<file path="flow/config.mk">
export PLATFORM = sky130hd
export DESIGN_NAME = top_logic
export DESIGN_NICKNAME = top_logic
export VERILOG_FILES = /design/flow/design.v
export SDC_FILE = /design/flow/constraint.sdc
export NUM_CORES = 4
export LEC_CHECK = 0
export CAP_MARGIN = 20
export CORE_MARGIN = 2
export CORE_UTILIZATION = 40
export SLEW_MARGIN = 20
</file>
<file path="flow/constraint.sdc">
create_clock -name core_clock -period 20.5 [get_ports {clk}]
set_input_delay 4.1000 -clock core_clock [delete_from_list [all_inputs] [get_ports {clk}]]
set_output_delay 4.1000 -clock core_clock [all_outputs]
set_load 0.01 [all_outputs]
</file>
<file path="flow/design.v">
`timescale 1ns / 1ps
module spi_module
(
    input               I_clk       ,  
    input               I_rst_n     , 
    input               I_tx_en     , 
    input        [15:0]  I_data_in   , 
    output  reg  [7:0]  O_data_out  , 
    input               I_spi_miso  ,  
    output  reg         O_spi_sck   ,  
    output  reg         O_spi_cs    ,  
    output  reg         O_spi_mosi     
);
reg [5:0]   state      ; 
always @(posedge I_clk)
begin
    if(!I_rst_n)
        begin
            state  <=  6'd0    ;
            O_spi_cs    <=  1'b1    ;
            O_spi_sck   <=  1'b0    ;
            O_spi_mosi  <=  1'b0    ;
            O_data_out  <=  8'd0    ;
        end 
    else if(I_tx_en) 
        begin
            if(state==6'd50)
            begin
                state  <=  6'd0                    ; 
            end 
             O_spi_cs    <=  1'b0    ;  
            case(state)
                6'd1, 6'd3 , 6'd5 , 6'd7  , 
                6'd9, 6'd11, 6'd13, 6'd15 ,
                6'd17, 6'd19, 6'd21, 6'd23 ,
                6'd25 , 6'd27, 6'd29, 6'd31 : 
                    begin
                        O_spi_sck   <=  1'b1                ;
                        state  <=  state + 1'b1   ;
                    end
                6'd0:     
                    begin
                        O_spi_mosi  <=  I_data_in[15]        ;
                        O_spi_sck   <=  1'b0                ;
                        state  <=  state + 1'b1   ;          
                    end
                6'd2:     
                    begin
                        O_spi_mosi  <=  I_data_in[14]        ;
                        O_spi_sck   <=  1'b0                ;
                        state  <=  state + 1'b1   ;
                    end
                6'd4:     
                    begin
                        O_spi_mosi  <=  I_data_in[13]        ;
                        O_spi_sck   <=  1'b0                ;
                        state  <=  state + 1'b1   ;
                    end 
                6'd6:     
                    begin
                        O_spi_mosi  <=  I_data_in[12]        ;
                        O_spi_sck   <=  1'b0                ;
                        state  <=  state + 1'b1   ;
                    end 
                6'd8:     
                    begin
                        O_spi_mosi  <=  I_data_in[11]        ;
                        O_spi_sck   <=  1'b0                ;
                        state  <=  state + 1'b1   ;
                    end                            
                6'd10:     
                    begin
                        O_spi_mosi  <=  I_data_in[10]        ;
                        O_spi_sck   <=  1'b0                ;
                        state  <=  state + 1'b1   ;
                    end 
                6'd12:     
                    begin
                        O_spi_mosi  <=  I_data_in[9]        ;
                        O_spi_sck   <=  1'b0                ;
                        state  <=  state + 1'b1   ;
                    end 
                6'd14:     
                    begin
                        O_spi_mosi  <=  I_data_in[8]        ;
                        O_spi_sck   <=  1'b0                ;
                        state  <=  state + 1'b1   ;
                    end
                                   6'd16:     
                                       begin
                                           O_spi_mosi  <=  I_data_in[7]        ;
                                           O_spi_sck   <=  1'b0                ;
                                           state  <=  state + 1'b1   ;
                                       end
                                   6'd18:     
                                       begin
                                           O_spi_mosi  <=  I_data_in[6]        ;
                                           O_spi_sck   <=  1'b0                ;
                                           state  <=  state + 1'b1   ;
                                       end
                                   6'd20:     
                                       begin
                                           O_spi_mosi  <=  I_data_in[5]        ;
                                           O_spi_sck   <=  1'b0                ;
                                           state  <=  state + 1'b1   ;
                                       end 
                                   6'd22:     
                                       begin
                                           O_spi_mosi  <=  I_data_in[4]        ;
                                           O_spi_sck   <=  1'b0                ;
                                           state  <=  state + 1'b1   ;
                                       end 
                                   6'd24:     
                                       begin
                                           O_spi_mosi  <=  I_data_in[3]        ;
                                           O_spi_sck   <=  1'b0                ;
                                           state  <=  state + 1'b1   ;
                                       end                            
                                   6'd26:     
                                       begin
                                           O_spi_mosi  <=  I_data_in[2]        ;
                                           O_spi_sck   <=  1'b0                ;
                                           state  <=  state + 1'b1   ;
                                       end 
                                   6'd28:     
                                       begin
                                           O_spi_mosi  <=  I_data_in[1]        ;
                                           O_spi_sck   <=  1'b0                ;
                                           state  <=  state + 1'b1   ;
                                       end 
                                   6'd30:     
                                       begin
                                           O_spi_mosi  <=  I_data_in[0]        ;
                                           O_spi_sck   <=  1'b0                ;
                                           state  <=  state + 1'b1   ;
                                       end
                6'd32, 6'd34 , 6'd36 , 6'd38  , 
                6'd40, 6'd42, 6'd44, 6'd46, 6'd48 : 
                    begin
                        O_spi_sck  <=  1'b0                ;
                        state  <=  state + 1'b1   ;
                    end
                6'd33:     
                    begin                       
                        O_spi_sck       <=  1'b1                ;
                        state      <=  state + 1'b1   ;
                    end
                6'd35:     
                    begin
                        O_spi_sck       <=  1'b1                ;
                        state      <=  state + 1'b1   ;
                        O_data_out[7]   <=  I_spi_miso          ; 
                    end
                6'd37:     
                    begin
                        O_spi_sck       <=  1'b1                ;
                        state      <=  state + 1'b1   ;
                        O_data_out[6]   <=  I_spi_miso          ; 
                    end 
                6'd39:     
                    begin
                        O_spi_sck       <=  1'b1                ;
                        state      <=  state + 1'b1   ;
                        O_data_out[5]   <=  I_spi_miso          ; 
                    end 
                6'd41:     
                    begin
                        O_spi_sck       <=  1'b1                ;
                        state      <=  state + 1'b1   ;
                        O_data_out[4]   <=  I_spi_miso          ; 
                    end                            
                6'd43:     
                    begin
                        O_spi_sck       <=  1'b1                ;
                        state      <=  state + 1'b1   ;
                        O_data_out[3]   <=  I_spi_miso          ; 
                    end 
                6'd45:     
                    begin
                        O_spi_sck       <=  1'b1                ;
                        state      <=  state + 1'b1   ;
                        O_data_out[2]   <=  I_spi_miso          ; 
                    end 
                6'd47:     
                    begin
                        O_spi_sck       <=  1'b1                ;
                        state      <=  state + 1'b1   ;
                        O_data_out[1]   <=  I_spi_miso          ; 
                    end
                        6'd49:     
                                 begin
                                     O_spi_sck       <=  1'b1                ;
                                     state      <=  state + 1'b1   ;
                                     O_data_out[0]   <=  I_spi_miso          ; 
                                      O_spi_cs<=1'b1;
                                 end
                default:; 
            endcase 
        end    
    else
        begin
            state  <=  6'd0    ;
            O_spi_cs    <=  1'b1    ;
            O_spi_sck   <=  1'b0    ;
            O_spi_mosi  <=  1'b0    ;
            O_data_out  <=  8'd0    ;
        end   
end
endmodule
`timescale 1ns / 1ps
module spi_control(
        clk,
        I_rst_n,
        I_tx_en,
        rst,
        spi_x_out,
        spi_y_out,
        I_spi_miso,
        O_spi_sck,
        O_spi_cs,
        O_spi_mosi
    );
    input clk;
    output reg [3:0]spi_x_out;
    output reg[3:0]spi_y_out;
    input  I_rst_n; 
    input  I_tx_en;
    input  rst; 
    input    I_spi_miso;  
    output  wire         O_spi_sck;  
    output  wire         O_spi_cs  ;  
    output  wire         O_spi_mosi ;    
    wire [7:0]spi_data_out;
    reg [15:0]spi_data_in;
    spi_module spi(
        .I_clk(clk),
        .I_rst_n(I_rst_n), 
        .I_tx_en(I_tx_en), 
        .I_data_in(spi_data_in), 
        .O_data_out(spi_data_out), 
       .I_spi_miso(I_spi_miso) ,  
       .O_spi_sck(O_spi_sck)   ,  
       .O_spi_cs(O_spi_cs)    ,  
       .O_spi_mosi(O_spi_mosi)    
    );
    integer i;
    always@(posedge clk)
    begin
      if(rst)
      begin
        i=0;
        spi_data_in<=16'b0;
        spi_x_out<=4'b0;
        spi_y_out<=4'b0;
      end
      else
      begin
        i=i+1;
        if(i==1)
        begin
            spi_data_in<=16'b0000_1011_0000_1111;
        end
        else if(i==100)
        begin
             spi_y_out<=spi_data_out[3:0];
        end
        else if(i==101)
        begin
            spi_data_in<=16'b0000_1011_0001_0001;
        end
        else if(i==200)
        begin
             spi_x_out<=spi_data_out[3:0];
             i=0;
        end
      end
    end
endmodule
`timescale 1ns / 1ps
module draw_bullet1 #(parameter R=12)(
        clk,
        hcount,
        vcount,
        x,
        y,
        pixel
    );
    input clk;
    input [10:0]hcount;
    input [9:0]vcount;
    output wire [11:0]pixel;
    input [10:0]x;
    input [9:0]y;
    reg[11:0]color;
    always@(posedge clk)
    begin
        if ((hcount-x)*(hcount-x)+(vcount-y)*(vcount-y)<=R*R)
            color<=12'b1111_1111_1111;
        else
            color<=12'b0;
    end
    assign pixel=color;
endmodule
`timescale 1ns / 1ps
module draw_bullet2 #(parameter R=12)(
        clk,
        hcount,
        vcount,
        x,
        y,
        pixel
    );
    input clk;
    input [10:0]hcount;
    input [9:0]vcount;
    output wire [11:0]pixel;
    input [10:0]x;
    input [9:0]y;
    reg[11:0]color;
    always@(posedge clk)
    begin
        if ((hcount-x)*(hcount-x)+(vcount-y)*(vcount-y)<=R*R)
            color<=12'b1111_1111_1111;
        else
            color<=12'b0;
    end
    assign pixel=color;
endmodule
`timescale 1ns / 1ps
module bullet_move #(parameter X=500,Y=500)(
        frame,
        clk,
        rst,
        score,
        x,
        y,
        over
    );
    input frame;
    input clk;
    input rst;
    output reg [15:0]score;  
    output reg [10:0]x;
    output reg [9:0]y;
    input over;
    reg over_reg;
    reg [1:0] v_x;
    reg [1:0] v_y;
    reg sw_x; 
    reg sw_y; 
    always@(posedge clk)
    begin
        if(rst)
        begin
            x<=X;
            y<=Y;
            v_x<=2;
            v_y<=2;
            score<=0;
            sw_x<=0;
            sw_y<=0;
        end
        else if ( frame == 1 &&over==0) 
        begin
                    if(x==2||x==3)begin sw_x<=1;score<=score+1'b1;end
                     else if(x==762||x==761)begin sw_x<=0;score<=score+1'b1;end
                     if(y==36||y==37)begin sw_y<=1;score<=score+1'b1;end
                     else if (y==562||y==561)begin sw_y<=0;score<=score+1'b1;end
              if(sw_x==0)x<=x-v_x;
              else x<=x+v_x;
              if(sw_y==0)y<=y-v_y;
              else y<=y+v_y;
                   if(score[3:0]==10)
                            begin score[3:0]<=0;score[7:4]<=score[7:4]+1;end
                            if(score[7:4]==10)
                            begin score[7:4]<=0;score[11:8]<=score[11:8]+1;end
                            if(score[11:8]==10)
                            begin score[11:8]<=0;score[15:12]<=score[15:12]+1;end
                            if(score[15:12]==10)
                            begin score[11:8]<=0;end      
        end
    end
endmodule
`timescale 1ns / 1ps
module bullet_move2 #(parameter X=200,Y=500)(
        frame,
        clk,
        rst,
        x,
        y
    );
    input frame;
    input clk;
    input rst;
    output reg [10:0]x;
    output reg [9:0]y;
    reg over_reg;
    reg [1:0] v_x;
    reg [1:0] v_y;
    reg sw_x; 
    reg sw_y; 
    reg [3:0]tcount;
    always@(posedge clk)
    begin
         if(rst)
         begin
             sw_x<=0;
             sw_y<=0;
         end
         else
         begin
             if(x<=2)begin sw_x<=1;end
             else if(x>=762)begin sw_x<=0;end
             if(y<=36)begin sw_y<=1;end
             else if (y>=562)begin sw_y<=0;end
         end
    end
    always@(posedge clk)
    begin
        if(rst )
        begin
            x<=X;
            y<=Y;
            v_x<=2;
            v_y<=3;
        end
        else if ( frame == 1 ) 
        begin
              if(sw_x==0)x<=x-v_x;
              else x<=x+v_x;
              if(sw_y==0)y<=y-v_y;
              else y<=y+v_y;
        end
    end
endmodule
`timescale 1ns / 1ps
module draw_player1(
        clk,
        rst,
        frz,
        color_change,
        hcount,
        vcount,
        x,
        y,
        pixel,
        bullet1_x,
        bullet1_y,
        bullet2_x,
        bullet2_y,
        over
    );
    input clk;
    input rst;
    input frz;
    input color_change;
    input [10:0]hcount;
    input [9:0]vcount;
    input [10:0]x;
    input [9:0]y;
    output wire [11:0]pixel;
    input [10:0]bullet1_x;
    input [9:0]bullet1_y;
    input [10:0]bullet2_x;
    input [9:0]bullet2_y;
    output reg over;
    reg [11:0]pixel_reg;
    assign pixel=pixel_reg;
    reg [11:0]color_reg;
    integer R;
    reg [31:0]count;
    always@(posedge clk)
    begin
      if(rst)
      begin
        R<=10;
        count<=0;
        color_reg<=12'b0110_1100_0011;
        over<=0;
      end
      else
      begin
        if(frz)begin color_reg<=12'b0110_1100_0011;over<=0;end
        if(~frz)
         count <=count+1;
         if(count[20]==1&&color_change==0&&R>7)
         begin
            R<=R-2;
            count[20]<=0;
            color_reg<=color_reg+12'b0011_0011_0011;
         end
         if(count[19]==1)
         begin
                count[19] <=0;
                count[20]<=~count[20];
                R<=R+1;
         end
         if(x<2+R||(x+R)>762||(y-R)<36||(y+R)>562||
                  ((x-bullet1_x)*(x-bullet1_x)+(y-bullet1_y)*(y-bullet1_y)<(R+12)*(R+12))
                  ||
                  ((x-bullet2_x)*(x-bullet2_x)+(y-bullet2_y)*(y-bullet2_y)<(R+12)*(R+12))
                  )
         begin over<=1;R<=400;end
         else over<=0;
      end
    end
    always@(posedge clk)
    begin
        if ((hcount-x)*(hcount-x)+(vcount-y)*(vcount-y)<R*R)
        begin
                 pixel_reg<=color_reg;
        end
        else pixel_reg<=12'b0;
    end
endmodule
`timescale 1ns / 1ps
module player1_move #(parameter X = 500, Y = 200)(
    	frame, 
        clk,
        rst,
        frz,
        up,
        down,
        right,
        left,
        x,
        y,
        pattern_select,
        spi_x_out,
        spi_y_out
    );
    input frame;
    input clk;
    input rst;
    input frz;
    input up;
    input down;
    input right;
    input left;
    output reg [10:0]x;
    output reg [9:0]y;
    input pattern_select;
    input [3:0]spi_x_out;
    input [3:0]spi_y_out;
    reg signed [3:0]v_x;
    reg signed [3:0]v_y;
    reg [1:0]xdirect; 
    reg [1:0]ydirect; 
    always@(posedge clk)
    begin
        if ( rst ) 
            begin
                      x<=X;
                      y<=Y;
                      v_x<=1;
                      v_y<=1;
            end
        else if ( frame == 1 ) 
        begin
            if(pattern_select==0)
            begin
               if(left)x<=x-v_x;
               if(right)x<=x+v_x;
               if(up)y<=y-v_y;
               if(down)y<=y+v_y;
            end
            else 
            begin
                if(spi_x_out==1||spi_x_out==2)x<=x-v_x;
                else if(spi_x_out==3||spi_x_out==4)x<=x-2*v_x;
                else if(spi_x_out==4'b1110||spi_x_out==4'b1101)x<=x+v_x;
                else if(spi_x_out==4'b1100||spi_x_out==4'b1011)x<=x+2*v_x;
                if(spi_y_out==1||spi_y_out==2)y<=y+v_y;
                else if(spi_y_out==3||spi_y_out==4)y<=y+2*v_y;
                else if(spi_y_out==4'b1110||spi_y_out==4'b1101)y<=y-v_y;
                else if(spi_y_out==4'b1100||spi_y_out==4'b1011)y<=y-2*v_y;
            end
        end
    end
endmodule
`timescale 1ns / 1ps
module draw_board(
     clk,
     hcount,
     vcount,
     pixel
    );
    input clk;
    input [10:0] hcount;
    input [9:0] vcount;
    output wire [11:0] pixel;
    reg [11:0]pixel_reg;
    assign pixel=pixel_reg;
    always @ (posedge clk)
    begin
        if ( hcount == 0 || vcount == 30 || hcount == 768 || vcount == 568 )
            pixel_reg <= 12'hFFF;
        else
            pixel_reg <= 12'b0;
    end
endmodule
`timescale 1ns / 1ps
module final_out#(parameter WIDTH = 10,   
               HEIGHT = 40)(
    clk,
    rst,
    bullet1,
    bullet2,
    player,
    board,
    final_pixel,
    over,
    hcount,
    vcount
    );
    input clk;
    input rst;
    input [11:0]bullet1;
    input [11:0]bullet2;
    input [11:0]player;
    input [11:0]board;
    input [10:0]hcount;
    input [9:0]vcount;
    input over;
    output reg [11:0]final_pixel;
    reg [11:0]pixel_reg;
    localparam [7:0] x = 120;
    localparam [7:0] y = 245;
    always@(posedge clk)
    begin
        if(rst)begin final_pixel<=0;pixel_reg<=0;end
        else
            if(over==0)
             final_pixel <= board | bullet1 | bullet2 | player;
            else
            begin
                if(over==1)
                  if (
                                    ((hcount >= (x + 5*WIDTH + 3*HEIGHT) && hcount < (x + 6*WIDTH + 3*HEIGHT)) && (vcount >= y && vcount < (y + 2*WIDTH + HEIGHT))) ||  
                                    ((hcount >= (x + 5*WIDTH + 3*HEIGHT) && hcount < (x + 6*WIDTH + 3*HEIGHT)) && (vcount >= (y + 2*WIDTH + HEIGHT) && vcount < (y + 2*WIDTH + 2*HEIGHT))) ||  
                                    ((hcount >= (x + 5*WIDTH + 3*HEIGHT) && hcount < (x + 7*WIDTH + 4*HEIGHT)) && (vcount >= (y + 2*WIDTH + 2*HEIGHT) && vcount < (y + 3*WIDTH + 2*HEIGHT))) ||  
                                    ((hcount >= (x + 8*WIDTH + 4*HEIGHT) && hcount < (x + 10*WIDTH + 5*HEIGHT)) && (vcount >= y && vcount < (y + WIDTH))) ||  
                                    ((hcount >= (x + 8*WIDTH + 4*HEIGHT) && hcount < (x + 9*WIDTH + 4*HEIGHT)) && (vcount >= (y + WIDTH) && vcount < (y + 2*WIDTH + HEIGHT))) ||  
                                    ((hcount >= (x + 8*WIDTH + 4*HEIGHT) && hcount < (x + 9*WIDTH + 4*HEIGHT)) && (vcount >= (y + 2*WIDTH + HEIGHT) && vcount < (y + 2*WIDTH + 2*HEIGHT))) ||  
                                    ((hcount >= (x + 8*WIDTH + 4*HEIGHT) && hcount < (x + 10*WIDTH + 5*HEIGHT)) && (vcount >= (y + 2*WIDTH + 2*HEIGHT) && vcount < (y + 3*WIDTH + 2*HEIGHT))) ||  
                                    ((hcount >= (x + 9*WIDTH + 5*HEIGHT) && hcount < (x + 10*WIDTH + 5*HEIGHT)) && (vcount >= (y + WIDTH) && vcount < (y + 2*WIDTH + HEIGHT))) ||  
                                    ((hcount >= (x + 9*WIDTH + 5*HEIGHT) && hcount < (x + 10*WIDTH + 5*HEIGHT)) && (vcount >= (y + 2*WIDTH + HEIGHT) && vcount < (y + 2*WIDTH + 2*HEIGHT))) || 
                                    ((hcount >= (x + 11*WIDTH + 5*HEIGHT) && hcount < (x + 13*WIDTH + 6*HEIGHT)) && (vcount >= y && vcount < (y + WIDTH))) ||  
                                    ((hcount >= (x + 11*WIDTH + 5*HEIGHT) && hcount < (x + 12*WIDTH + 5*HEIGHT)) && (vcount >= (y + WIDTH) && vcount < (y + WIDTH + HEIGHT))) ||  
                                    ((hcount >= (x + 11*WIDTH + 5*HEIGHT) && hcount < (x + 13*WIDTH + 6*HEIGHT)) && (vcount >= (y + WIDTH + HEIGHT) && vcount < (y + 2*WIDTH + HEIGHT))) ||  
                                    ((hcount >= (x + 12*WIDTH + 6*HEIGHT) && hcount < (x + 13*WIDTH + 6*HEIGHT)) && (vcount >= (y + 2*WIDTH + HEIGHT) && vcount < (y + 2*WIDTH + 2*HEIGHT))) ||  
                                    ((hcount >= (x + 11*WIDTH + 5*HEIGHT) && hcount < (x + 13*WIDTH + 6*HEIGHT)) && (vcount >= (y + 2*WIDTH + 2*HEIGHT) && vcount < (y + 3*WIDTH + 2*HEIGHT))) || 
                                    ((hcount >= (x + 14*WIDTH + 6*HEIGHT) && hcount < (x + 16*WIDTH + 7*HEIGHT)) && (vcount >= y && vcount < (y + WIDTH))) ||  
                                    ((hcount >= (x + 14*WIDTH + 6*HEIGHT + HEIGHT/2) && hcount < (x + 15*WIDTH + 6*HEIGHT + HEIGHT/2)) && (vcount >= y && vcount < (y + 2*WIDTH + HEIGHT))) ||  
                                    ((hcount >= (x + 14*WIDTH + 6*HEIGHT + HEIGHT/2) && hcount < (x + 15*WIDTH + 6*HEIGHT + HEIGHT/2)) && (vcount >= (y + 2*WIDTH + HEIGHT) && vcount < (y + 3*WIDTH + 2*HEIGHT))) 
                                   )
                                   pixel_reg <= 12'h0FF;
                               else 
                                   pixel_reg <= 12'b0;
                  final_pixel<=pixel_reg;     
       end
    end
endmodule
`timescale 1ns / 1ps
module vga(
        clk, 
		rst,
		frz,
		color_change,
		score2,
		vsync,
		hsync,
		VGA_R,
		VGA_G,
		VGA_B,
		up,
		down,
		right,
		left,
		pattern_select,
		over,
		spi_x_out,
		spi_y_out
    );
    input clk; 
    input rst;
    input frz;
    input color_change;
    output vsync;
    output hsync;
    output [3:0] VGA_R;
    output [3:0] VGA_G;
    output [3:0] VGA_B;
    input up;
    input down;
    input right;
    input left;
    wire [15:0]score;
    output wire [15:0]score2;
    input pattern_select;
    input [3:0]spi_x_out;
    input [3:0]spi_y_out;
    wire [11:0]pixel;
    wire [10:0] bullet1_x;
    wire [9:0] bullet1_y;
    wire[11:0]bullet1_pixel;
    wire [10:0] bullet2_x;
    wire [9:0] bullet2_y;
    wire[11:0]bullet2_pixel;
    wire [10:0]player_x;
    wire  [9:0]player_y;
    wire[11:0]player_pixel;
    wire [11:0]board_pixel;
    output wire over;
    reg	 vs;
    reg hs;
    reg [10:0] hcount;
    reg [9:0] vcount;
    reg [9:0] counter;
    reg frame;
    wire hsyncon;
    wire hsyncoff;
    wire hreset;
    wire vclk;
    assign hsyncon = (hcount == 855);
    assign hsyncoff = (hcount == 975);
    assign hreset = (hcount == 1039);
    wire vsyncon,vsyncoff,vreset;
    assign vsyncon = hreset & (vcount == 636);
    assign vsyncoff = hreset & (vcount == 642);
    assign vreset = hreset & (vcount == 665);
    assign vclk = 1'b1;
    always @(posedge clk) 
    begin
        if (rst == 1)  
        begin
            hcount <= 0;
            vcount <= 0;
            vs <= 1;
            hs <= 1;
            counter <= 0;
            frame <= 0;
        end
        else 
        begin
            if ( vclk == 1 ) 
            begin
                hcount <= hreset ? 0 : hcount + 1; 
                hs <= hsyncon ? 0 : hsyncoff ? 1 : hs;   
                vcount <= hreset ? (vreset ? 0 : vcount + 1) : vcount; 
                vs <= vsyncon ? 0 : vsyncoff ? 1 : vs;   
                if ( vs == 0 )
                    counter <= counter + 1;
                if ( counter ==  30 &&  frz == 0)    
                begin
                    counter <= 0;
                    frame <= 1;
                end
                else
                    frame <= 0;
            end
        end
    end
    draw_bullet1 bullet1(
        .clk(clk),
        .hcount(hcount),
        .vcount(vcount),
        .x(bullet1_x),
        .y(bullet1_y),
        .pixel(bullet1_pixel)
    );
    bullet_move movebullet1(
         .frame(frame),
         .clk(clk),
         .rst(rst),
         .score(score2),
         .x(bullet1_x),
         .y(bullet1_y),
         .over(over)
    );
    draw_bullet2 bullet2(
        .clk(clk),
        .hcount(hcount),
        .vcount(vcount),
        .x(bullet2_x),
        .y(bullet2_y),
        .pixel(bullet2_pixel)
    );
    bullet_move2 movebullet2(
         .frame(frame),
         .clk(clk),
         .rst(rst),
         .x(bullet2_x),
         .y(bullet2_y)
    );
    draw_player1 player(
        .clk(clk),
        .rst(rst),
        .frz(frz),
        .hcount(hcount),
        .vcount(vcount),
        .x(player_x),
        .y(player_y),
        .color_change(color_change),
        .pixel(player_pixel),
        .bullet1_x(bullet1_x),
        .bullet1_y(bullet1_y),
        .bullet2_x(bullet2_x),
        .bullet2_y(bullet2_y),
        .over(over)
    );
    player1_move moveplayer1(
    	.frame(frame), 
        .clk(clk),
        .rst(rst),
        .frz(frz),
	    .up(up),
        .down(down),
        .right(right),
        .left(left),
        .x(player_x),
        .y(player_y),
        .pattern_select(pattern_select),
        .spi_x_out(spi_x_out),
        .spi_y_out(spi_y_out)
    );
    draw_board board1(
        .clk(clk),
        .hcount(hcount),
        .vcount(vcount),
        .pixel(board_pixel)
    );
    final_out finalout(
        .clk(clk),
        .rst(rst),
        .bullet1(bullet1_pixel),
        .bullet2(bullet2_pixel),
        .player(player_pixel),
        .board(board_pixel),
        .final_pixel(pixel),
        .over(over),
		.hcount(hcount),
        .vcount(vcount)
    );
    assign VGA_R=pixel[11:8];
    assign VGA_G=pixel[7:4];
    assign VGA_B=pixel[3:0];
    assign vsync = ~vs;
    assign hsync = ~hs;
endmodule
`timescale 1ns / 1ps
module seg_display(
        clk,
        rst,
        seven_seg,
        sel,
        over,
        idata
    );
    input clk;
    input rst;
    input[15:0]idata;
    output [7:0]seven_seg;
    output [7:0]sel;
    input over;
    reg [31:0] count;
    reg [7:0]seg_reg;
    reg[7:0]sel_reg;
    reg [3:0]disp_data;
    assign seven_seg=seg_reg;
    assign sel=sel_reg;
    always@(posedge clk)
    begin
         if(rst)
                count <=0;
         else
         begin
         count <=count+1;
         if(count==500000)
                count <=1;
         end
    end
    always@(*)    
             begin
                 case(count[13:11])
                 3'b000:disp_data<=idata[3:0];
                 3'b001:disp_data<=idata[7:4];
                 3'b010:disp_data<=idata[11:8];
                 3'b011:disp_data<=idata[15:12];             
                 default:disp_data<=4'b1111;
                 endcase
    end 
    always@(*)
    begin
            case(disp_data)
            4'h0: seg_reg=8'hc0;
            4'h1: seg_reg=8'hf9;
            4'h2: seg_reg=8'ha4;
            4'h3: seg_reg=8'hb0;
            4'h4: seg_reg=8'h99;
            4'h5: seg_reg=8'h92;
            4'h6: seg_reg=8'h82;
            4'h7: seg_reg=8'hf8;
            4'h8: seg_reg=8'h80;
            4'h9: seg_reg=8'h90;
            default:seg_reg<=8'hff;
            endcase
    end
    always@(*)
           begin
               case(count[13:11])
               3'b000:sel_reg<=8'b1111_1110;
               3'b001:sel_reg<=8'b1111_1101;
               3'b010:sel_reg<=8'b1111_1011;
               3'b011:sel_reg<=8'b1111_0111;
               3'b100:sel_reg<=8'b1110_1111;
               3'b101:sel_reg<=8'b1101_1111;
               3'b110:sel_reg<=8'b1011_1111;
               3'b111:sel_reg<=8'b0111_1111;
               endcase
     end
endmodule
`timescale 1ns / 1ps
module top_logic(  
		clk,
		rst,
		frz,
		level,
		Dout,
		vsync,
		hsync,
		VGA_R,
		VGA_G,
		VGA_B,
		BTNU,
		BTND,
		BTNL,
		BTNR,
        seven_seg,
        sel,
        pattern_select,
         I_spi_miso,
         O_spi_sck,
         O_spi_cs,
         O_spi_mosi
);
	input clk;
    input rst;
    input frz;
    input [4:0]level;
    input Dout;
    output vsync;
    output hsync;
    output [3:0] VGA_R;
    output [3:0] VGA_G;
    output [3:0] VGA_B;
    input BTNU;
    input BTND;
    input BTNR;
    input BTNL;
    output [7:0]seven_seg;
    output [7:0] sel;
    wire left;
    wire right;
    wire up;
    wire down;
    assign left=BTNL;
    assign right=BTNR;
    assign up=BTNU;
    assign down=BTND;
    input    I_spi_miso;  
    output  wire         O_spi_sck;  
    output  wire         O_spi_cs  ;  
    output  wire         O_spi_mosi ;    
    input pattern_select;
    wire [3:0]spi_x_out;
    wire [3:0]spi_y_out;
    wire [15:0]score;
    wire over;
   spi_control spi(
                .clk(clk),
                .I_rst_n(!rst),
                .I_tx_en(1'b1),
                .rst(rst),
                .spi_x_out(spi_x_out),
                .spi_y_out(spi_y_out),
                .I_spi_miso(I_spi_miso),
                .O_spi_sck(O_spi_sck),
                .O_spi_cs(O_spi_cs),
                .O_spi_mosi(O_spi_mosi)
    );
    vga VGA( 
			 .clk(clk),
			 .rst(rst),
			 .frz(~frz),
			 .color_change(Dout),
			 .score2(score),
			 .vsync(vsync),
			 .hsync(hsync),
			 .VGA_R(VGA_R),
			 .VGA_G(VGA_G),
			 .VGA_B(VGA_B),
			 .up(up),
			 .down(down),
			 .right(right),
			 .left(left),
			 .pattern_select(pattern_select),
			 .over(over),
			 .spi_x_out(spi_x_out),
			 .spi_y_out(spi_y_out)
	);
    seg_display seg(
            .clk(clk),
            .seven_seg(seven_seg),
            .sel(sel),
            .rst(rst),
            .over(over),
            .idata(score)
    );
endmodule
</file>
<file path="flow/run.sh">
#!/bin/bash
# the make line also repeats each setting of config.mk as NAME=value (left out here)
make -C /OpenROAD-flow-scripts/flow DESIGN_CONFIG=/design/flow/config.mk WORK_HOME=/design/flow/orfs CLKGATE_MAP_FILE= finish
</file>
==> impl_metrics.yaml, run 1 <==
# flow metrics
logic_synthesis:
  most_common_cell: "inv_1"
  simple_gate_area_share_pct: 12.4
  ys_sh_mux_pct: 0.496
  largest_area_cell: "fa_1"
  netlist_top_cells_area: "fa_1 44%, ha_1 13%, inv_1 11%"
  syn_avg_cell_area_um2: 8.90
  top_logic_kind: "adder cells"
  synth_cell_types: 97
  ys_sh_aoi_pct: 7.07
  async_reset_ff_share_pct: 0
  netlist_instances: 12100
  synthTopCellsByCount: "3229 x inv_1, 2361 x fa_1, 1125 x ha_1, 990 x nor2_1, 880 x nand2_1"
  synth-edff-count: 0
  synthFlopType: "dfxtp_1"
  adder_share_pct: 56.8
  netlist_area_um2: 108000
  yosys_cells: 12100
  top_cell_area_share_pct: 43.7
  yosys_warnings: 12
  ys_seq_share_pct: 5.63
  ys_seq_elements: 304
  syn_nets: 15600
  yosysChipArea_um2: 108000
  synth-xor-area-share_pct: 5.19
cts:
  cts_buffers: 40
  h-tree-depth: 2
  clk_latency_ns: 0.67
  cts.clk_slew.worst_paths_ns: 0.08
  cts_setup_buffers: 0
  hold_buffers: 0
  cts_tree: "yes"
  cts_buffer_depth: 3
  cts_sinks: 304
  clk_root_buffer_cell: "clkbuf_16"
  cts_resized: 0
drt:
  drt_wl_total_mm: 269
  ant_nets: 0
  drc: 0
  via_count: 77700
  wl_per_cell_um: 17.1
  vias_per_cell: 4.95
  drt_iter0_drc: 4705
  dr.pass1.iters: 7
timing:
  fin_skew_ns: 0.0912
  setup_tns_ns: 0
  period_used_pct: 82.0
  slew-limit-headroom_pct: 21.3
  setup_viol: 0
  rsz0062_at_grt: "no"
  period_minus_slack_ns: 16.81
  hold_viol: 0
  tightest_slew_ns: 1.18
  fmax_mhz: 59.5
  slew_violations: 0
grt:
  grt_pass1_wl_mm: 442
  grt.overflow.total: 0
  grt.total_usage_pct: 20.2
  antenna_found_initial: 3
  grt_pass1_vias: 81800
  grt_max_degree: 105
setup_path:
  reg2reg_to: "VGA.bullet2.color[10]"
  crit_slowest_cell: "fa_1"
  endpoint: "VGA.bullet2.color[10]"
  cp.required_ns: 21.08
  r2r-start: "VGA.vcount[0]"
  crit_top_cell: "fa_1"
  reg2reg_slack_ns: 3.69
  cp.depth: 58
  critPathKind: "reg -> reg"
  cp_data_arrival_time_ns: 17.38
  end_kind: "register"
  start_kind: "register"
  path_max_fanout: 14
  rr_worst_depth: 58
  slowest_delay_ns: 0.68
  crit_start: "VGA.vcount[0]"
  crit_family: "adder cells"
  path_buffers: 13
placement:
  hpwl_mm: 229
  gp_congestion: 0.909
  port_buffers: 41
outcome:
  run_status: "finished clean"
die:
  core_area_um2: 268000
  die_w_um: 524
  num_rows: 190
  initial_core_util_pct: 40.3
  io-pin-count: 48
  fp.dieH_um: 524
  die_area_um2: 274000
final_layout:
  synthToLayoutAreaGrowth_pct: 5.92
  final_nets: 15600
hold_path:
  hold_depth: 1
  hold-path-endpoint: "VGA.movebullet2.sw_x"
  hp-class: "reg -> reg"
  hp-start: "VGA.movebullet2.x[10]"
job:
  warnings: 144
  maxCapViolations: 0
stage by stage:
stage	hold slack, ns	worst slack [ns]	area [um^2]	instances	utilization, %
CTS	0.421	3.84	114000	15700	42.6
detailed placement	0.412	3.89	113000	15600	42.1
global placement	0.418	4.04	113000	15600	42.1
finish	0.427	3.69	114000	15700	42.6
global route	0.427	2.41	114000	15700	42.6
floorplan	0.399	6.20	108000	12100	-
per-layer routing:
metal	GRT usage [%]	up-vias	wire length (um)
li1	-	36700	-
met1	28.3	38800	122000
met5	0	-	13
met2	34.0	1907	127000
met4	3.83	2	5690
met3	2.19	290	14500
cell type report:
cell class,instances,area [um^2]
multi-input cells,8279,88600
repair buffers,193,1570
well taps,3552,4440
inverters,3280,12300
clock inverters,23,324
clock buffers,51,1100
fillers,26700,154000
diodes,3,7.51
flip-flops and latches,304,6090
==> run 2, diff against run 1 <==
ABC_AREA = 1   (was unset)
CELL_PAD_IN_SITES_GLOBAL_PLACEMENT = 0   (was unset)
CORE_ASPECT_RATIO = 1.01   (was unset)
CORE_UTILIZATION = 72   (was 40)
CTS_CLUSTER_SIZE = 15   (was unset)
HOLD_SLACK_MARGIN = -0.08   (was unset)
PLACE_DENSITY_LB_ADDON = 0.21   (was unset)
SETUP_SLACK_MARGIN = 0.26   (was unset)
SLEW_MARGIN = 35   (was 20)
TNS_END_PERCENT = 85   (was unset)
clock period = 10.8 ns   (was 20.5 ns; I/O delays follow)
==> run 2 against run 1 <==
Wire length rose by 41%. Maximum frequency rose by 25%. Clock-buffer cell count rose by 1. Utilization rose by 38 points. Largest cell class unchanged. Cell count rose by 8.4%. Die size fell by 42%. Flip-flop count did not move. The layout now fails its checks (negative setup slack). Area after synthesis rose by 4.8%. Critical endpoint is now VGA.bullet1.color[10].
==> impl_metrics.yaml, run 2 <==
# flow metrics
outcome:
  run_status: "finished with violations"
  failed_checks: "negative setup slack"
cts:
  h-tree-depth: 2
  clk_root_buffer_cell: "clkbuf_16"
  cts_tree: "yes"
  cts.clk_slew.worst_paths_ns: 0.06
  hold_buffers: 0
  cts_buffer_depth: 3
  cts_sinks: 304
  clk_latency_ns: 0.66
  cts_buffers: 40
timing:
  tightest_slew_ns: 1.28
  period_minus_slack_ns: 13.43
  slew_violations: 0
  setup_slack_ns: -2.63
  rsz0062_at_grt: "yes"
  fmax_mhz: 74.5
  fin_skew_ns: 0.0377
  hold_viol: 0
  period_used_pct: 124
  slew-limit-headroom_pct: 14.5
  fin_hold_ws_ns: 0.467
  setup_viol: 36
logic_synthesis:
  synthTopCellsByCount: "4028 x inv_1, 2361 x fa_1, 1959 x nand2_1, 1412 x nor2_1, 1125 x ha_1"
  synth-edff-count: 0
  netlist_instances: 14100
  most_common_cell: "inv_1"
  largest_area_cell: "fa_1"
  yosys_warnings: 12
  top_cell_area_share_pct: 41.8
  top_logic_kind: "adder cells"
  simple_gate_area_share_pct: 15.6
  yosys_cells: 14100
  ys_seq_elements: 304
  netlist_top_cells_area: "fa_1 42%, inv_1 13%, ha_1 12%"
  syn_nets: 17600
  synth-xor-area-share_pct: 4.29
  synth_cell_types: 68
  yosysChipArea_um2: 113000
  syn_avg_cell_area_um2: 8.00
  ys_sh_mux_pct: 0.0354
  netlist_area_um2: 113000
  async_reset_ff_share_pct: 0
  ys_seq_share_pct: 5.38
  adder_share_pct: 54.2
  synthFlopType: "dfxtp_1"
  ys_sh_aoi_pct: 6.12
grt:
  grt.total_usage_pct: 44.7
  grt.overflow.total: 0
  grt_pass1_wl_mm: 559
  grt_max_degree: 54
  antenna_found_initial: 10
  grt_pass1_vias: 108000
hold_path:
  hp-class: "reg -> reg"
  hold_depth: 2
  hold-path-endpoint: "VGA.player.count[19]"
  hp-start: "VGA.player.count[18]"
job:
  maxCapViolations: 0
  warnings: 136
setup_path:
  cp_data_arrival_time_ns: 14.00
  critPathKind: "reg -> reg"
  reg2reg_slack_ns: -2.63
  slowest_delay_ns: 0.62
  end_kind: "register"
  crit_top_cell: "fa_1"
  reg2reg_to: "VGA.bullet1.color[10]"
  crit_start: "VGA.movebullet1.y[3]"
  cp.required_ns: 11.37
  path_buffers: 14
  crit_slowest_cell: "fa_2"
  endpoint: "VGA.bullet1.color[10]"
  start_kind: "register"
  path_max_fanout: 4
  r2r-start: "VGA.movebullet1.y[3]"
  crit_family: "adder cells"
  rr_worst_depth: 58
  cp.depth: 58
placement:
  place_area_um2: 122000
  gp_congestion: 1.06
  hpwl_mm: 299
  dp.cells: 16800
  post-place-ws_ns: -2.07
  port_buffers: 41
final_layout:
  layout.cells.non_filler: 17000
  mi_logic_area_um2: 93700
  fin_area_um2: 127000
  final_nets: 18400
  synthToLayoutAreaGrowth_pct: 12.0
  area.sequential_um2: 6150
  nFillCells: 9372
drt:
  vias_per_cell: 6.01
  ant_nets: 0
  drt_iter0_drc: 11200
  wl_per_cell_um: 22.3
  via_count: 102000
  drt_wl_total_mm: 379
  drc: 0
  dr.pass1.iters: 9
die:
  io-pin-count: 48
  fp.dieH_um: 402
  die_area_um2: 160000
  die_w_um: 399
  num_rows: 146
  initial_core_util_pct: 72.3
  core_area_um2: 157000
run 2: layer usage:
| layer | wire length, um | track usage, % | share of wire, % | vias to the layer above |
|---|---|---|---|---|
| met5 | 184 | 0 | 0.049 | - |
| met4 | 34000 | 28.8 | 9.0 | 12 |
| met3 | 44400 | 10.5 | 12 | 2493 |
| met2 | 173000 | 73.4 | 46 | 7184 |
| met1 | 127000 | 52.9 | 34 | 49100 |
| li1 | - | - | - | 43400 |
run 2: metrics by stage:
| step | TNS [ns] | utilization (%) |
|---|---|---|
| 2_1_floorplan | -2.33 | - |
| 3_3_place_gp | -3.46 | 77.8 |
| 3_5_place_dp | -8.10 | 77.8 |
| 4_1_cts | -3.12 | 79.4 |
| 5_1_grt | -26.12 | 81.0 |
| 6_report | -14.10 | 81.0 |
run 2: what timing repair did:
action                     CTS  global route
cloned                       1             5
pin swaps                  141           220
buffers inserted            51            74
setup endpoints to repair   47            47
resized                    166           516
run 2: layout make-up:
class / count / area share, %
clock buffers: 52 / 0.865
inverters: 4083 / 12.1
well taps: 2072 / 2.05
diodes: 5 / 0.00987
clock inverters: 21 / 0.252
multi-input cells: 9527 / 73.9
repair buffers: 933 / 5.91
repair inverters: 1 / 0.00395
flip-flops and latches: 304 / 4.85
==> run 3, diff against run 2 <==
ABC_AREA = unset   (was 1)
CAP_MARGIN = 15   (was 20)
CELL_PAD_IN_SITES_GLOBAL_PLACEMENT = unset   (was 0)
CORE_ASPECT_RATIO = unset   (was 1.01)
CTS_CLUSTER_SIZE = unset   (was 15)
HOLD_SLACK_MARGIN = unset   (was -0.08)
PLACE_DENSITY_LB_ADDON = unset   (was 0.21)
SETUP_SLACK_MARGIN = 2.81   (was 0.26)
SLEW_MARGIN = 20   (was 35)
TNS_END_PERCENT = unset   (was 85)
clock period = 9.43 ns   (was 10.8 ns; I/O delays follow)
==> run 3 against run 2 <==
Still fails the layout checks on negative setup slack. Hold slack lost 0.031 ns. Die size fell by 4.5%. Critical path depth grew 4. Flip-flop count stayed put. Register-to-register slack got worse by 1.5 ns. Non-clock buffer count up 1153. Largest cell class unchanged. Highest routed layer unchanged.
==> impl_metrics.yaml, run 3 <==
# flow metrics
final_layout:
  final_nets: 17500
  synthToLayoutAreaGrowth_pct: 19.8
  fin_area_um2: 129000
  nFillCells: 7691
  fin_util_pct: 86.6
  layout.cells.non_filler: 16000
logic_synthesis:
  ys_seq_elements: 304
  top_cell_area_share_pct: 43.7
  simple_gate_area_share_pct: 12.4
  netlist_area_um2: 108000
  syn_avg_cell_area_um2: 8.90
  ys_sh_aoi_pct: 7.07
  synthFlopType: "dfxtp_1"
  synthTopCellsByCount: "3229 x inv_1, 2361 x fa_1, 1125 x ha_1, 990 x nor2_1, 880 x nand2_1"
  yosys_warnings: 12
  most_common_cell: "inv_1"
  yosysChipArea_um2: 108000
  ys_sh_mux_pct: 0.496
  netlist_instances: 12100
  synth-xor-area-share_pct: 5.19
  async_reset_ff_share_pct: 0
  synth-edff-count: 0
  netlist_top_cells_area: "fa_1 44%, ha_1 13%, inv_1 11%"
  ys_seq_share_pct: 5.63
  syn_nets: 15600
  adder_share_pct: 56.8
  top_logic_kind: "adder cells"
  yosys_cells: 12100
  largest_area_cell: "fa_1"
  synth_cell_types: 97
timing:
  rsz0062_at_grt: "yes"
  fmax_mhz: 73.7
  setup_viol: 47
  fin_skew_ns: 0.0367
  period_used_pct: 144
  setup_tns_ns: -88.56
  hold_viol: 0
  slew-limit-headroom_pct: 7.43
  slew_violations: 0
  tightest_slew_ns: 1.38
  fin_hold_ws_ns: 0.435
  setup_slack_ns: -4.13
  period_minus_slack_ns: 13.56
grt:
  grt_use_met1_pct: 53.4
  grtUsageMet2_pct: 74.0
  grt_busiest_layer: "met2"
  grt_pass1_vias: 104000
  grt.total_usage_pct: 45.6
  met3_usage_pct: 10.7
  grt_pass1_wl_mm: 541
  grt_max_degree: 74
  grt.overflow.total: 0
  antenna_found_initial: 12
drt:
  drt_iter0_drc: 9724
  dr.pass1.iters: 10
  vias_per_cell: 5.92
  via_count: 94900
  drc: 0
  drt_wl_total_mm: 353
  ant_nets: 0
  wl_per_cell_um: 22.0
cts:
  h-tree-depth: 2
  clk_latency_ns: 0.61
  cts.clk_slew.worst_paths_ns: 0.07
  cts_buffer_depth: 3
  cts_sinks: 304
  clk_root_buffer_cell: "clkbuf_16"
  cts_tree: "yes"
  cts_buffers: 35
setup_path:
  slowest_delay_ns: 0.60
  r2r-start: "VGA.vcount[1]"
  cp.depth: 62
  critPathKind: "reg -> reg"
  crit_slowest_cell: "fa_2"
  cp.required_ns: 9.94
  start_kind: "register"
  path_buffers: 17
  endpoint: "VGA.bullet1.color[10]"
  rr_worst_depth: 62
  end_kind: "register"
  reg2reg_slack_ns: -4.13
  cp_data_arrival_time_ns: 14.07
  reg2reg_to: "VGA.bullet1.color[10]"
  path_max_fanout: 5
  crit_top_cell: "fa_1"
  crit_start: "VGA.vcount[1]"
  crit_family: "adder cells"
die:
  core_area_um2: 149000
  die_area_um2: 153000
  io-pin-count: 48
  initial_core_util_pct: 72.3
  die_w_um: 391
  num_rows: 142
  fp.dieH_um: 391
placement:
  post-place-ws_ns: -4.53
  port_buffers: 41
  place_area_um2: 126000
  hpwl_mm: 290
  dp.cells: 15800
  gp_congestion: 1.04
hold_path:
  hp-class: "reg -> reg"
  hold-path-endpoint: "VGA.movebullet2.sw_x"
  hp-start: "VGA.movebullet2.x[10]"
  hold_depth: 1
job:
  warnings: 146
  maxCapViolations: 0
outcome:
  failed_checks: "negative setup slack"
  run_status: "finished with violations"
run 3: timing repair:
item	in CTS	in global routing
setup buffers	52	82
cloned	3	1
endpoints found under the hold margin	0	0
setup endpoints to repair	47	47
hold buffers	0	0
pin swaps	175	166
gates resized	155	262
run 3: metal layers:
metal	share of wire, %	vias to the layer above
li1	-	40400
met1	34	46100
met2	46	6072
met3	11	2329
met4	9.4	14
met5	0.043	-
run 3: layout make-up:
| cell class | instances | area, um^2 | share of cell area (%) |
|---|---|---|---|
| Tap cell | 2016 | 2520 | 1.95 |
| Antenna cell | 3 | 7.51 | 0.00580 |
| Clock inverter | 15 | 154 | 0.119 |
| Sequential cell | 304 | 6130 | 4.74 |
| Timing Repair Buffer | 2086 | 16400 | 12.7 |
| Clock buffer | 47 | 931 | 0.719 |
| Inverter | 3280 | 12400 | 9.61 |
| Multi-Input combinational cell | 8279 | 90800 | 70.2 |
==> run 4, diff against run 3 <==
ABC_AREA = 1   (was unset)
CAP_MARGIN = 20   (was 15)
CELL_PAD_IN_SITES_GLOBAL_PLACEMENT = 1   (was unset)
CORE_MARGIN = 4   (was 2)
CORE_UTILIZATION = 15   (was 72)
CTS_CLUSTER_DIAMETER = 66   (was unset)
GPL_ROUTABILITY_DRIVEN = 0   (was unset)
MIN_ROUTING_LAYER = met2   (was unset)
PLACE_DENSITY_LB_ADDON = 0.05   (was unset)
SETUP_SLACK_MARGIN = -0.55   (was 2.81)
TNS_END_PERCENT = 95   (was unset)
clock period = 20.0 ns   (was 9.43 ns; I/O delays follow)
==> run 4 against run 3 <==
Fails layout checks on design-rule violations. Flip-flop count did not move. Via count rose by 29%. Maximum frequency fell by 14%. Register-to-register slack improved by 8.4 ns. Synthesized cell count rose by 17%. First-iteration DRC count fell by 5.4%. Global-route usage fell by 27 points. Wire length rose by 37%. Worst setup slack improved by 8.4 ns. Critical path type unchanged. Critical endpoint unchanged. Highest routed layer unchanged.
==> impl_metrics.yaml, run 4 <==
# flow metrics
logic_synthesis:
  syn_nets: 17600
  yosysChipArea_um2: 113000
  ys_sh_aoi_pct: 6.12
  ys_sh_mux_pct: 0.0354
  syn_avg_cell_area_um2: 8.00
  netlist_area_um2: 113000
  adder_share_pct: 54.2
  ys_seq_share_pct: 5.38
  largest_area_cell: "fa_1"
  yosys_cells: 14100
  yosys_warnings: 12
  netlist_instances: 14100
  netlist_top_cells_area: "fa_1 42%, inv_1 13%, ha_1 12%"
  top_logic_kind: "adder cells"
  synthTopCellsByCount: "4028 x inv_1, 2361 x fa_1, 1959 x nand2_1, 1412 x nor2_1, 1125 x ha_1"
  most_common_cell: "inv_1"
  synth-xor-area-share_pct: 4.29
  async_reset_ff_share_pct: 0
  synthFlopType: "dfxtp_1"
  synth_cell_types: 68
  synth-edff-count: 0
  ys_seq_elements: 304
  simple_gate_area_share_pct: 15.6
  top_cell_area_share_pct: 41.8
grt:
  grt_pass1_vias: 155000
  grt.overflow.total: 0
  grt_pass1_wl_mm: 705
  grt.total_usage_pct: 18.8
  grt_max_degree: 45
  antenna_found_initial: 39
hold_path:
  hold-path-endpoint: "VGA.movebullet1.x[10]"
  hp-start: "VGA.movebullet1.x[10]"
  hp-class: "reg -> reg"
  hold_depth: 1
timing:
  period_minus_slack_ns: 15.69
  hold_viol: 0
  setup_viol: 0
  slew-limit-headroom_pct: 29.5
  period_used_pct: 78.4
  fin_hold_ws_ns: 0.443
  rsz0062_at_grt: "no"
  slew_violations: 0
  tightest_slew_ns: 1.05
  fmax_mhz: 63.7
  fin_skew_ns: 0.0718
  setup_tns_ns: 0
placement:
  hpwl_mm: 411
  place_area_um2: 127000
  port_buffers: 41
final_layout:
  fin_area_um2: 129000
  final_nets: 17700
  mi_logic_area_um2: 90900
  nFillCells: 85800
  fin_util_pct: 17.2
  area.sequential_um2: 6110
  synthToLayoutAreaGrowth_pct: 13.8
die:
  fp.dieH_um: 877
  die_w_um: 877
  die_area_um2: 769000
  num_rows: 318
  io-pin-count: 48
  initial_core_util_pct: 15.1
  core_area_um2: 751000
cts:
  cts_buffers: 54
  cts.clk_slew.worst_paths_ns: 0.05
  clk_latency_ns: 0.79
  cts_resized: 0
  cts_setup_buffers: 0
  cts_buffer_depth: 3
  clk_root_buffer_cell: "clkbuf_16"
  cts_tree: "yes"
  hold_buffers: 0
  cts_sinks: 304
  h-tree-depth: 2
setup_path:
  reg2reg_to: "VGA.bullet1.color[10]"
  rr_worst_depth: 57
  cp_data_arrival_time_ns: 16.35
  start_kind: "register"
  crit_family: "adder cells"
  end_kind: "register"
  crit_slowest_cell: "dfxtp_1"
  reg2reg_slack_ns: 4.31
  r2r-start: "VGA.vcount[3]"
  path_max_fanout: 9
  cp.depth: 57
  critPathKind: "reg -> reg"
  crit_top_cell: "fa_1"
  endpoint: "VGA.bullet1.color[10]"
  path_buffers: 11
  slowest_delay_ns: 0.75
  cp.required_ns: 20.67
  crit_start: "VGA.vcount[3]"
drt:
  drc: 2
  drt_wl_total_mm: 483
  dr.pass1.iters: 52
  via_count: 123000
  drt_iter0_drc: 9198
  ant_nets: 0
  vias_per_cell: 5.07
  wl_per_cell_um: 19.9
job:
  warnings: 133
  maxCapViolations: 0
outcome:
  run_status: "finished with violations"
  failed_checks: "design-rule violations"
==> run 4: metal layers <==
layer / global-route usage (%) / vias to the layer above / part of all wire (%)
met2: 21.5 / 33300 / 52
li1: - / 41900 / -
met3: 28.4 / 772 / 45
met4: 0.743 / 94 / 1.6
met5: 2.89 / - / 0.60
met1: - / 46900 / 0
==> run 4: layout make-up <==
class                           count  share of cell area, %
Antenna cell                       57                  0.111
Clock buffer                       74                   1.19
Clock inverter                     26                  0.287
Inverter                         4083                   11.9
Multi-Input combinational cell   9527                   70.6
Sequential cell                   304                   4.74
Tap cell                         9920                   9.63
Timing Repair Buffer              253                   1.55
==> run 4: metrics by stage <==
step	std cells	worst slack, ns
floorplan	14100	7.00
global placement	24100	3.98
detailed placement	24100	4.16
CTS	24200	4.12
global route	24200	2.64
finish	24200	4.31
==> run 5, diff against run 4 <==
CELL_PAD_IN_SITES_GLOBAL_PLACEMENT = 0   (was 1)
CORE_ASPECT_RATIO = 1.01   (was unset)
CORE_MARGIN = 2   (was 4)
CORE_UTILIZATION = 58   (was 15)
CTS_CLUSTER_DIAMETER = unset   (was 66)
GPL_ROUTABILITY_DRIVEN = unset   (was 0)
MAX_ROUTING_LAYER = met4   (was unset)
MIN_ROUTING_LAYER = unset   (was met2)
PLACE_DENSITY_LB_ADDON = unset   (was 0.05)
SETUP_SLACK_MARGIN = 5.0   (was -0.55)
SLEW_MARGIN = 35   (was 20)
TNS_END_PERCENT = 85   (was 95)
clock period = 19.9 ns   (was 20.0 ns; I/O delays follow)
==> run 5 against run 4 <==
The run now finishes clean. Clock skew is 0.028 ns lower. Die size fell by 74%. Wire length shrank 35%. Utilization increased by 44 points. Synthesized cell count unchanged. Critical path type unchanged. Highest routed layer is now met4.
==> impl_metrics.yaml, run 5 <==
# flow metrics
setup_path:
  crit_family: "adder cells"
  crit_start: "VGA.movebullet2.y[3]"
  end_kind: "register"
  rr_worst_depth: 60
  endpoint: "VGA.bullet2.color[10]"
  r2r-start: "VGA.movebullet2.y[3]"
  start_kind: "register"
  cp_data_arrival_time_ns: 14.57
  crit_slowest_cell: "fa_1"
  cp.depth: 60
  path_max_fanout: 10
  path_buffers: 12
  reg2reg_to: "VGA.bullet2.color[10]"
  reg2reg_slack_ns: 5.85
  cp.required_ns: 20.43
  critPathKind: "reg -> reg"
  slowest_delay_ns: 0.65
  crit_top_cell: "fa_1"
drt:
  dr.pass1.iters: 6
  drt_iter0_drc: 6235
  ant_nets: 0
  drc: 0
  vias_per_cell: 5.33
  via_count: 88900
  drt_wl_total_mm: 313
  wl_per_cell_um: 18.7
die:
  initial_core_util_pct: 58.5
  die_w_um: 444
  core_area_um2: 193000
  die_area_um2: 199000
  io-pin-count: 48
  fp.dieH_um: 448
  num_rows: 162
placement:
  dp.cells: 16600
  post-place-ws_ns: 5.37
  hpwl_mm: 271
  gp_congestion: 0.994
  port_buffers: 41
cts:
  clk_latency_ns: 0.64
  cts.clk_slew.worst_paths_ns: 0.06
  cts_sinks: 304
  cts_tree: "yes"
  clk_root_buffer_cell: "clkbuf_16"
  h-tree-depth: 2
  cts_buffer_depth: 3
  cts_buffers: 41
final_layout:
  nFillCells: 17400
  layout.cells.non_filler: 16700
  final_nets: 17600
  synthToLayoutAreaGrowth_pct: 4.42
grt:
  antenna_found_initial: 5
  grt_max_degree: 60
  grt_pass1_wl_mm: 510
  grt.total_usage_pct: 33.5
  grt.overflow.total: 0
  grt_pass1_vias: 95000
logic_synthesis:
  most_common_cell: "inv_1"
  netlist_instances: 14100
  yosysChipArea_um2: 113000
  simple_gate_area_share_pct: 15.6
  yosys_cells: 14100
  netlist_area_um2: 113000
  ys_seq_share_pct: 5.38
  netlist_top_cells_area: "fa_1 42%, inv_1 13%, ha_1 12%"
  synthFlopType: "dfxtp_1"
  top_logic_kind: "adder cells"
  largest_area_cell: "fa_1"
  synth_cell_types: 68
  adder_share_pct: 54.2
  synthTopCellsByCount: "4028 x inv_1, 2361 x fa_1, 1959 x nand2_1, 1412 x nor2_1, 1125 x ha_1"
  synth-xor-area-share_pct: 4.29
  ys_sh_aoi_pct: 6.12
  top_cell_area_share_pct: 41.8
  ys_seq_elements: 304
  ys_sh_mux_pct: 0.0354
  syn_avg_cell_area_um2: 8.00
  synth-edff-count: 0
  yosys_warnings: 12
  syn_nets: 17600
  async_reset_ff_share_pct: 0
job:
  warnings: 136
  maxCapViolations: 0
timing:
  setup_tns_ns: 0
  setup_slack_ns: 5.85
  fin_skew_ns: 0.0440
  fmax_mhz: 71.2
  period_minus_slack_ns: 14.05
  slew_violations: 0
  setup_viol: 0
  rsz0062_at_grt: "yes"
  tightest_slew_ns: 0.950
  hold_viol: 0
  slew-limit-headroom_pct: 36.6
  fin_hold_ws_ns: 0.457
  period_used_pct: 70.6
hold_path:
  hp-start: "VGA.movebullet1.x[10]"
  hold_depth: 1
  hold-path-endpoint: "VGA.movebullet1.x[10]"
  hp-class: "reg -> reg"
outcome:
  run_status: "finished clean"
run 5: layer usage:
metal	part of all wire, %	vias up	track usage (%)	routed length (um)
met5	0	-	-	0
met4	3.6	0	10.2	11300
met3	4.6	548	2.46	14300
met2	50	2280	57.5	156000
met1	42	44300	42.7	131000
li1	-	41800	-	-
run 5: final cells by class:
type	instances	area, um^2	area share [%]
clock inverters	26	292	0.247
inverters	4083	15300	13.0
clock buffers	47	1060	0.896
repair buffers	154	1260	1.07
diodes	10	25.0	0.0212
flip-flops and latches	304	6100	5.16
well taps	2542	3180	2.69
multi-input cells	9527	90900	76.9
run 5: repair_timing:
| item | 4_1_cts | 5_1_grt |
|---|---|---|
| hold buffers | 0 | 0 |
| endpoints found under the setup margin | 0 | 2 |
| setup buffers | 0 | 9 |
| resized | 0 | 24 |
run 5: through the flow:
step,util (%),cell area (um^2)
after floorplan,-,113000
after global placement,60.3,117000
after detailed placement,60.3,117000
after CTS,61.0,118000
after global routing,61.1,118000
final,61.1,118000
==> run 6, diff against run 5 <==
CELL_PAD_IN_SITES_GLOBAL_PLACEMENT = unset   (was 0)
CORE_ASPECT_RATIO = unset   (was 1.01)
CORE_UTILIZATION = 72   (was 58)
MAX_ROUTING_LAYER = unset   (was met4)
PLACE_DENSITY_LB_ADDON = 0.21   (was unset)
SETUP_SLACK_MARGIN = 1.64   (was 5.0)
SLEW_MARGIN = 20   (was 35)
TNS_END_PERCENT = unset   (was 85)
clock period = 11.5 ns   (was 19.9 ns; I/O delays follow)
==> run 6 against run 5 <==
Now fails the layout checks on negative setup slack. Die size decreased by 19%. Utilization grew 21 points. Critical path depth unchanged. Flip-flop count did not move. Worst setup slack got worse by 7.3 ns. Clock-buffer cell count increased by 1. Largest cell class unchanged. Highest routed layer is now met5.
==> impl_metrics.yaml, run 6 <==
# flow metrics
outcome:
  run_status: "finished with violations"
  failed_checks: "negative setup slack"
logic_synthesis:
  largest_area_cell: "fa_1"
  synthFlopType: "dfxtp_1"
  synth_cell_types: 68
  top_cell_area_share_pct: 41.8
  simple_gate_area_share_pct: 15.6
  ys_seq_share_pct: 5.38
  netlist_top_cells_area: "fa_1 42%, inv_1 13%, ha_1 12%"
  adder_share_pct: 54.2
  top_logic_kind: "adder cells"
  yosys_warnings: 12
  most_common_cell: "inv_1"
  synth-xor-area-share_pct: 4.29
  ys_seq_elements: 304
  yosys_cells: 14100
  synth-edff-count: 0
  syn_avg_cell_area_um2: 8.00
  netlist_area_um2: 113000
  ys_sh_mux_pct: 0.0354
  yosysChipArea_um2: 113000
  syn_nets: 17600
  synthTopCellsByCount: "4028 x inv_1, 2361 x fa_1, 1959 x nand2_1, 1412 x nor2_1, 1125 x ha_1"
  ys_sh_aoi_pct: 6.12
  netlist_instances: 14100
  async_reset_ff_share_pct: 0
cts:
  cts_sinks: 304
  clk_root_buffer_cell: "clkbuf_16"
  cts_tree: "yes"
  clk_latency_ns: 0.68
  hold_buffers: 0
  cts_buffers: 43
  cts_buffer_depth: 3
  h-tree-depth: 2
  cts.clk_slew.worst_paths_ns: 0.08
hold_path:
  hold_depth: 2
  hp-class: "reg -> reg"
  hold-path-endpoint: "VGA.finalout.final_pixel[8]"
  hp-start: "VGA.player.pixel_reg[8]"
placement:
  place_area_um2: 121000
  post-place-ws_ns: -1.55
  hpwl_mm: 283
  port_buffers: 41
  gp_congestion: 1.08
setup_path:
  endpoint: "VGA.bullet1.color[10]"
  cp.required_ns: 12.13
  cp_data_arrival_time_ns: 13.60
  reg2reg_slack_ns: -1.48
  reg2reg_to: "VGA.bullet1.color[10]"
  path_buffers: 14
  critPathKind: "reg -> reg"
  crit_family: "adder cells"
  end_kind: "register"
  path_max_fanout: 6
  crit_start: "VGA.vcount[3]"
  slowest_delay_ns: 0.62
  cp.depth: 60
  crit_slowest_cell: "fa_2"
  rr_worst_depth: 60
  r2r-start: "VGA.vcount[3]"
  start_kind: "register"
  crit_top_cell: "fa_1"
drt:
  dr.pass1.iters: 7
  vias_per_cell: 5.89
  wl_per_cell_um: 21.3
  ant_nets: 0
  via_count: 100000
  drt_iter0_drc: 10400
  drt_wl_total_mm: 361
  drc: 0
die:
  io-pin-count: 48
  num_rows: 145
  fp.dieH_um: 401
  core_area_um2: 156000
  die_area_um2: 160000
  initial_core_util_pct: 72.5
  die_w_um: 401
timing:
  hold_viol: 0
  tightest_slew_ns: 1.24
  fmax_mhz: 77.1
  setup_viol: 2
  period_used_pct: 113
  fin_skew_ns: 0.0403
  rsz0062_at_grt: "yes"
  slew_violations: 0
  slew-limit-headroom_pct: 16.5
  setup_slack_ns: -1.48
  period_minus_slack_ns: 12.98
grt:
  grt_max_degree: 57
  grt_pass1_wl_mm: 548
  grt_pass1_vias: 106000
  antenna_found_initial: 6
  grt.total_usage_pct: 43.3
  grt.overflow.total: 0
job:
  maxCapViolations: 0
  warnings: 136
final_layout:
  nFillCells: 9372
  synthToLayoutAreaGrowth_pct: 13.3
  final_nets: 18400
  fin_area_um2: 128000
  fin_util_pct: 82.1
## run 6: layer usage
metal  vias to the layer above  share of wire, %  track usage (%)
li1                      43400                 -                -
met1                     48500                35             52.4
met2                      6271                47             71.7
met3                      1964                11             9.72
met4                        12               7.8             24.7
met5                         -             0.060                0
## run 6: area by class of cell
cell class | instances | area, um^2 | area share (%)
tap | 2058 | 2570 | 2.01
clock buffer | 48 | 1130 | 0.885
inverter | 4083 | 15500 | 12.1
clock inverter | 31 | 435 | 0.340
timing repair buffer | 935 | 7780 | 6.07
antenna | 2 | 5.00 | 0.00390
multi-input combinational | 9527 | 94600 | 73.8
sequential | 304 | 6190 | 4.83
## run 6: through the flow
step | hold WS, ns | TNS [ns] | cells
global route | 0.487 | -3.81 | 17000
CTS | 0.452 | -1.98 | 16900
detailed placement | 0.441 | -3.01 | 16600
floorplan | 0.422 | -0.928 | 14100
finish | 0.454 | -2.74 | 17000
global placement | 0.427 | -2.43 | 16600
## run 6: repair_timing
item | 4_1_cts | 5_1_grt
buffers inserted | 153 | 129
pin swaps | 299 | 236
resized | 577 | 406
gates cloned | 3 | 6
endpoints found under the setup margin | 47 | 47
